## run 1
==> flow/design.v (excerpt) <==
module LASER (
    input CLK,
    input RST,
    input [3:0] X,
    input [3:0] Y,
    output reg [3:0] C1X,
    output reg [3:0] C1Y,
    output reg [3:0] C2X,
    output reg [3:0] C2Y,
    output reg DONE);
clock: 3.51 ns
lec_check: 0
cap_margin: 40
core_margin: 2
core_utilization: 67
cts_cluster_diameter: 370
cts_cluster_size: 18
setup_slack_margin: -0.25
slew_margin: 20
run.sh (not shown) runs the stock make flow with config.mk's settings and CLKGATE_MAP_FILE=.
Run 1 finished every stage; the final checks, however, were not passed, the failures being setup timing.
[inputs] run 2 vs run 1
--- a/flow/config.mk
+++ b/flow/config.mk
@@ -7,8 +7,10 @@
 export LEC_CHECK = 0
-export CAP_MARGIN = 40
+export ABC_AREA = 1
+export CAP_MARGIN = 20
 export CORE_MARGIN = 2
-export CORE_UTILIZATION = 67
-export CTS_CLUSTER_DIAMETER = 370
-export CTS_CLUSTER_SIZE = 18
-export SETUP_SLACK_MARGIN = -0.25
+export CORE_UTILIZATION = 70
+export CTS_CLUSTER_DIAMETER = 229
+export CTS_CLUSTER_SIZE = 15
+export PLACE_DENSITY_LB_ADDON = 0.13
+export SETUP_SLACK_MARGIN = -0.18
 export SLEW_MARGIN = 20
--- outcome ---
Nothing crashed in run 2 and all stages finished; the problem is that the final layout failed, the offending checks being setup timing. Run 2 vs. run 1: register clock-pin slew on the reported worst setup and hold paths level; total of max-cap violations held. Proportion of cell area occupied by registers (run 2 over run 1): decrease, 1.7 points. Taking run 1 as the reference, in run 2 overall routing resource usage moved up, layout overhead on the synthesized area moved up. A cell type of the slowest stage on the worst timing path of fa_2 is what run 2 shows, while or4_4 belongs to run 1. When run 2 is measured against run 1, its cell count listed in synth_stat.txt turns out 31% higher. The higher routed wire length of run 2 and run 1 is in run 2. In terms of worst hold slack across all endpoints, run 2 and run 1 differ only marginally. Cells: run 2 has more instances than run 1.
Relative to run 2, the following input files were edited for run 3:
==> flow/config.mk <==
export PLATFORM = sky130hd
export DESIGN_NAME = LASER
export DESIGN_NICKNAME = LASER
export VERILOG_FILES = /design/flow/design.v
export SDC_FILE = /design/flow/constraint.sdc
export NUM_CORES = 4
export LEC_CHECK = 0
export CAP_MARGIN = 20
export CORE_MARGIN = 2
export CORE_UTILIZATION = 31
export SLEW_MARGIN = 20
==> flow/constraint.sdc <==
create_clock -name core_clock -period 7.55 [get_ports {CLK}]
set_input_delay 1.5100 -clock core_clock [delete_from_list [all_inputs] [get_ports {CLK}]]
set_output_delay 1.5100 -clock core_clock [all_outputs]
set_load 0.01 [all_outputs]
--- outcome ---
Having completed the whole flow, run 3 delivered a layout that passed the timing, DRC and antenna checks. Summary — buffers plus inverters on the worst setup path, run 3 relative to run 2: lower, by 8. Delta (run 3 minus run 2): total number of vias -5,901, overall power consumption -13 mW.
### run 3 -> run 4
--- a/flow/config.mk
+++ b/flow/config.mk
@@ -9,3 +9,5 @@
 export CORE_MARGIN = 2
-export CORE_UTILIZATION = 31
+export CORE_UTILIZATION = 72
+export PLACE_DENSITY = 0.67
+export SETUP_SLACK_MARGIN = -0.32
 export SLEW_MARGIN = 20
==> flow/constraint.sdc <==
create_clock -name core_clock -period 5.43 [get_ports {CLK}]
set_input_delay 1.0860 -clock core_clock [delete_from_list [all_inputs] [get_ports {CLK}]]
set_output_delay 1.0860 -clock core_clock [all_outputs]
set_load 0.01 [all_outputs]
[summary]
- Out of run 3 and run 4, the only run to close with the timing, DRC and antenna checks passing was run 3.
- The flow for run 4 finished, though final verification flagged setup timing.
- Run 4 vs run 3 — final layout net count climbed by more than 10%
- Cmp run 3 and run 4 / worst setup slack / lower: run 4
- Run 4 vs. run 3: routed length per placed instance now larger; design area shows an increase of 9.7%.

---

## v15
LASER again, from the RTL that the note above started with.
clock: 3.51 ns
lec_check: 0
abc_area: 1
cap_margin: 20
core_margin: 2
core_utilization: 67
cts_cluster_size: 15
slew_margin: 20
In v15 the implementation ran to completion but is not tape-out ready, as the final checks report negative setup slack.
For v3, these inputs were changed with respect to v15:
diff --git a/flow/config.mk b/flow/config.mk
--- a/flow/config.mk
+++ b/flow/config.mk
@@ -9,5 +9,6 @@
 export CAP_MARGIN = 20
 export CORE_MARGIN = 2
-export CORE_UTILIZATION = 67
-export CTS_CLUSTER_SIZE = 15
+export CORE_UTILIZATION = 70
+export PLACE_DENSITY_LB_ADDON = 0.13
+export SETUP_SLACK_MARGIN = -0.18
 export SLEW_MARGIN = 20
==> flow/constraint.sdc <==
create_clock -name core_clock -period 5.4 [get_ports {CLK}]
set_input_delay 1.0800 -clock core_clock [delete_from_list [all_inputs] [get_ports {CLK}]]
set_output_delay 1.0800 -clock core_clock [all_outputs]
set_load 0.01 [all_outputs]
## What came out
The final report for v3 shows a completed flow and a layout that fails verification, specifically negative setup slack. Delta (v3 minus v15): pre-placement core utilization rose 2.5 points; highest clock rate now smaller; cell-internal power now smaller. The cell with the biggest individual delay on the critical path comes out sky130_fd_sc_hd__fa_2 in one run and sky130_fd_sc_hd__dfxtp_4 in the other, namely in v15 and v3 respectively. Taking v15 as the reference, in v3 number of buffers outside the clock class in the layout lost about 30%; utilization fell 0.95 points; final cycle utilization of the critical path lost 52 points; number of placed instances, taps included went down about 4.3%; length of routed wiring on met1 decreased 2.3%. On v3: clock power is 36% lower than what v15 gave.

---

## build 86
LASER again, from the RTL that the note above started with.
Settings: LEC_CHECK=0, CAP_MARGIN=20, CORE_MARGIN=2, CORE_UTILIZATION=64, SETUP_SLACK_MARGIN=0.99, SLEW_MARGIN=20; clock period 3.77 ns.
Build 86: it failed with a tool error in global routing (5_1_grt), so there are no final results.
--- input diff build 86..build 4 ---
# build 86
export LEC_CHECK = 0
export CAP_MARGIN = 20
export CORE_MARGIN = 2
export CORE_UTILIZATION = 64
export SETUP_SLACK_MARGIN = 0.99
export SLEW_MARGIN = 20
create_clock -name core_clock -period 3.77 [get_ports {CLK}]
# build 4
export LEC_CHECK = 0
export CAP_MARGIN = 20
export CORE_MARGIN = 2
export CORE_UTILIZATION = 67
export CTS_CLUSTER_SIZE = 18
export SETUP_SLACK_MARGIN = -0.25
export SLEW_MARGIN = 20
create_clock -name core_clock -period 3.51 [get_ports {CLK}]
## What came out
Build 86 did not make it past global routing (5_1_grt), where a tool error ended it.
No crash in build 4: every stage finished, but the layout fails its final checks due to setup timing.
Comparing number of rows created at floorplan for build 4 and build 86, the smaller number came from build 4.
Async set-reset flop share out of synthesis of build 86 is on par with build 4.
Core box area (lower): build 4
AND-OR/OR-AND share of the synthesized area came out exactly the same in build 4 and build 86.
From build 86 to build 4 the numbers moved as follows: buffer count from post-CTS setup fixing saw a decrease, die area now sits lower, placed wire-length estimate went up.
Build 86 -> build 4: number of CTS-inserted buffers delta 0, exact match
Relative to build 4, the following input files were edited for build 11:
# build 4
export LEC_CHECK = 0
export CAP_MARGIN = 20
export CORE_MARGIN = 2
export CORE_UTILIZATION = 67
export CTS_CLUSTER_SIZE = 18
export SETUP_SLACK_MARGIN = -0.25
export SLEW_MARGIN = 20
create_clock -name core_clock -period 3.51 [get_ports {CLK}]
# build 11
export LEC_CHECK = 0
export CAP_MARGIN = 20
export CORE_MARGIN = 2
export CORE_UTILIZATION = 40
export SLEW_MARGIN = 20
create_clock -name core_clock -period 6.5 [get_ports {CLK}]
==> results <==
- Diff build 11..build 4 | total I/O pin count | negligible
- Build 11 went all the way through synthesis, placement and routing and the layout is clean on timing, DRC and antenna.
- Taking build 4 as 1.0, build 11 lands at 0.68 on detailed-route wire length per cell.
- The worst hold slack on build 11 is in line with that on build 4.
- Between build 4 and build 11, the flow reports leakage dissipation decreasing by more than 10%.
- Build 4 tops out at a lower clock frequency than build 11.
- What build 11 reported for power has to be multiplied by 2.1 to get the figure for build 4.
- Power in the clock group in build 11 is 48% lower than in build 4
- In build 11 the endpoint required time on the critical path turned out 2.96 ns higher than in build 4.

---

Starting RTL as in the previous note.
clock: 5.4 ns
lec_check: 0
abc_area: 1
cap_margin: 20
core_margin: 2
core_utilization: 70
cts_cluster_size: 15
gpl_routability_driven: 0
place_density_lb_addon: 0.13
setup_slack_margin: 1.54
slew_margin: 20
The starting point produced a layout that fails on negative setup slack.
Edit:
CORE_UTILIZATION = 68   (was 70)
CTS_CLUSTER_SIZE = not set   (was 15)
GPL_ROUTABILITY_DRIVEN = not set   (was 0)
PLACE_DENSITY_LB_ADDON = not set   (was 0.13)
SETUP_SLACK_MARGIN = not set   (was 1.54)
clock period = 7.55 ns   (was 5.4 ns; I/O delays follow)
Result: Now the flow completed with no timing, DRC or antenna violations; wire length falls by about 18%; cell area falls by about 9%; final cell count falls by 5.9%; non-clock buffer count falls by 144; total power falls by about 36%; area after synthesis stays the same; flip-flop count is unchanged; worst setup slack improves by 1.1 ns; die area rises by about 3%; first-iteration DRC count falls by about 40%.
Edit:
ABC_AREA = not set   (was 1)
CORE_UTILIZATION = 64   (was 68)
clock period = 3.51 ns   (was 7.55 ns; I/O delays follow)
What happened: With this change the flow produced a layout that fails on negative setup slack. Sequential cell count is unchanged. Power goes up to 2.6 times its value. Final area goes up by 13%. Die area goes up by about 3.6%. Final cell count goes down by 4.7%. Count of clock-buffer cells in the layout goes down by 1. Core utilization goes up by 5.9 points. Worst setup slack loses 3.5 ns.
Edit:
CORE_UTILIZATION = 71   (was 64)
PLACE_DENSITY = 0.65   (was not set)
SETUP_SLACK_MARGIN = 1.57   (was not set)
clock period = 5.43 ns   (was 3.51 ns; I/O delays follow)
Result: The new run finished with negative setup slack left. Cell count falls by 4.4%. Synthesized area stays the same. Sequential power falls by 32%. Global-route usage is higher by 16 points. Sequential cell count is unchanged. Count of clock-buffer cells in the layout came out lower by 1. Synthesized cell count stays the same. Via count came out higher by 26%. Die size goes down by 9.6%. First-iteration DRC count rises to 3.3 times its value.

---

LASER again, from the RTL that the note above started with.
## LASER
module LASER (
    input CLK,
    input RST,
    input [3:0] X,
    input [3:0] Y,
    output reg [3:0] C1X,
    output reg [3:0] C1Y,
    output reg [3:0] C2X,
    output reg [3:0] C2Y,
    output reg DONE);
Settings: LEC_CHECK=0, ABC_AREA=1, CAP_MARGIN=0, CELL_PAD_IN_SITES_DETAIL_PLACEMENT=1, CORE_MARGIN=2, CORE_UTILIZATION=40, CTS_CLUSTER_SIZE=70, GPL_ROUTABILITY_DRIVEN=1, GPL_TIMING_DRIVEN=0, HOLD_SLACK_MARGIN=0.14, MIN_ROUTING_LAYER=met1, PLACE_DENSITY=0.79, SLEW_MARGIN=20; clock period 9.96 ns.
The starting point completed without violations.
Edit:
Settings changed: ABC_AREA 1 to not set, CAP_MARGIN 0 to 20, CELL_PAD_IN_SITES_DETAIL_PLACEMENT 1 to not set, CORE_UTILIZATION 40 to 66, CTS_CLUSTER_SIZE 70 to not set, GPL_ROUTABILITY_DRIVEN 1 to not set, GPL_TIMING_DRIVEN 0 to not set, HOLD_SLACK_MARGIN 0.14 to not set, MIN_ROUTING_LAYER met1 to not set, PLACE_DENSITY 0.79 to not set.
Clock period 9.96 ns to 5.43 ns, I/O delays scaled along.
With this change the flow reached the layout checks and failed them: negative setup slack.
Design area climbs by 9.4%.
Clock-buffer cell count stays the same.
Setup slack degrades by 3.0 ns.
Sequential power grows by about 100%.
Total power increases by about 110%.
Wire length came out lower by about 12%.
First-iteration DRC count decreases by 7.8%.
Edit:
Settings changed: ABC_AREA set to 0, CORE_UTILIZATION 66 to 67, CTS_CLUSTER_SIZE set to 15, SETUP_SLACK_MARGIN set to 1.03.
Clock period 5.43 ns to 3.51 ns, I/O delays scaled along.
Outcome: The new run finished but failed the layout checks on negative setup slack. Design area came out higher by 2.6%. Wire length climbs by 22%. Setup slack gets worse by 2.1 ns. Register-to-register slack gets worse by 2.1 ns. Sequential power came out higher by 56%. Sequential share of layout area is lower by 1.2 points. Flip-flop count does not change.
Edit:
Settings changed: ABC_AREA 0 to 1, CORE_UTILIZATION 67 to 72, CTS_CLUSTER_SIZE 15 to not set, SETUP_SLACK_MARGIN 1.03 to not set.
Clock period 3.51 ns to 7.55 ns, I/O delays scaled along.
After rerunning:
- Now the flow finished with timing, DRC and antenna clean
- cell count rises by 6.0%
- clock-buffer cell count falls by 6
- maximum frequency falls by 9.9%
- cell area falls by 12%
- total power falls by 62%
- non-clock buffer count falls by 328

---

LASER again, from the RTL that the note above started with.
Settings: LEC_CHECK=0, CAP_MARGIN=20, CORE_MARGIN=2, CORE_UTILIZATION=71, CTS_CLUSTER_SIZE=47, PLACE_DENSITY_LB_ADDON=0.0, SETUP_SLACK_MARGIN=1.61, SLEW_MARGIN=5; clock period 5.7 ns.
The starting point completed, yet does not pass: setup timing.
Rerun with:
CTS_CLUSTER_SIZE = 49   (was 47)
SETUP_SLACK_MARGIN = 1.19   (was 1.61)
SLEW_MARGIN = 20   (was 5)
clock period = 4.53 ns   (was 5.7 ns; I/O delays follow)
=> Now the flow died in global routing. Die size is unchanged. Area after synthesis stays the same. Synthesized cell count does not change.

---

Starting RTL as in the previous note.
clock: 9.96 ns
lec_check: 0
cap_margin: 20
core_margin: 2
core_utilization: 40
gpl_routability_driven: 1
gpl_timing_driven: 0
hold_slack_margin: 0.16
place_density_lb_addon: 0.03
slew_margin: 20
The baseline passed the timing, DRC and antenna checks.
Change:
GPL_ROUTABILITY_DRIVEN = 0   (was 1)
HOLD_SLACK_MARGIN = unset   (was 0.16)
PLACE_DENSITY_LB_ADDON = unset   (was 0.03)
SETUP_SLACK_MARGIN = -0.06   (was unset)
clock period = 6.5 ns   (was 9.96 ns; I/O delays follow)
Now the flow reached the layout checks and failed them: setup timing; wire length came out lower by 1.9%; maximum frequency goes up by 26%; flip-flop count does not change; worst setup slack got worse by 1.8 ns; final cell count came out higher by 2.1%; register-to-register slack gets worse by 1.8 ns; via count rises by 3.6%.
Change:
ABC_AREA = 1   (was unset)
CORE_ASPECT_RATIO = 0.78   (was unset)
CORE_MARGIN = 9   (was 2)
CTS_CLUSTER_SIZE = 40   (was unset)
MAX_ROUTING_LAYER = met4   (was unset)
PLACE_DENSITY_LB_ADDON = 0.2   (was unset)
clock period = 10.0 ns   (was 6.5 ns; I/O delays follow)
Result:
- With this change the flow finished with timing, DRC and antenna clean
- clock skew grows by 0.0077 ns
- sequential share of layout area rises by 1.6 points
- final cell count came out higher by 18%
- clock-buffer cell count shrinks by 2
- sequential cell count does not change
- power went down by 41%
- setup slack is better by 3.0 ns
- first-iteration DRC count goes up by 28%
Change:
CELL_PAD_IN_SITES_GLOBAL_PLACEMENT = 3   (was unset)
GPL_TIMING_DRIVEN = 1   (was 0)
PLACE_DENSITY = 0.53   (was unset)
PLACE_DENSITY_LB_ADDON = unset   (was 0.2)
Effect: Utilization stays flat; cell count is lower by 0.56%; die area is unchanged; worst setup slack improves by 0.16 ns; total power rises by 1.1%.
Change:
CELL_PAD_IN_SITES_GLOBAL_PLACEMENT = unset   (was 3)
CORE_ASPECT_RATIO = unset   (was 0.78)
CORE_MARGIN = 2   (was 9)
GPL_TIMING_DRIVEN = 0   (was 1)
PLACE_DENSITY = unset   (was 0.53)
PLACE_DENSITY_LB_ADDON = 0.2   (was unset)
Sequential share of layout area drops by 0.51 points.
Area after synthesis stays the same.
Sequential cell count is unchanged.
Hold slack gets worse by 0.0074 ns.
Wire length goes down by 11%.
Change:
CELL_PAD_IN_SITES_GLOBAL_PLACEMENT = 3   (was unset)
CORE_ASPECT_RATIO = 1.42   (was unset)
CORE_MARGIN = 9   (was 2)
CTS_CLUSTER_SIZE = 62   (was 40)
GPL_TIMING_DRIVEN = 1   (was 0)
MAX_ROUTING_LAYER = met5   (was met4)
PLACE_DENSITY = 0.53   (was unset)
PLACE_DENSITY_LB_ADDON = unset   (was 0.2)
Effect:
- total power is lower by 1.0%
- worst setup slack gets better by 0.26 ns
- hold slack gets better by 0.0049 ns
- global-route usage is lower by 0.33 points
- cell count is lower by 2.4%
- maximum frequency is higher by 3.8%
- routed wire length is higher by 14%
- non-clock buffer count is lower by 17
- die size is higher by 14%
- sequential power barely changes
- via count is lower by 2.5%
Power and IR drop assume default switching activity.
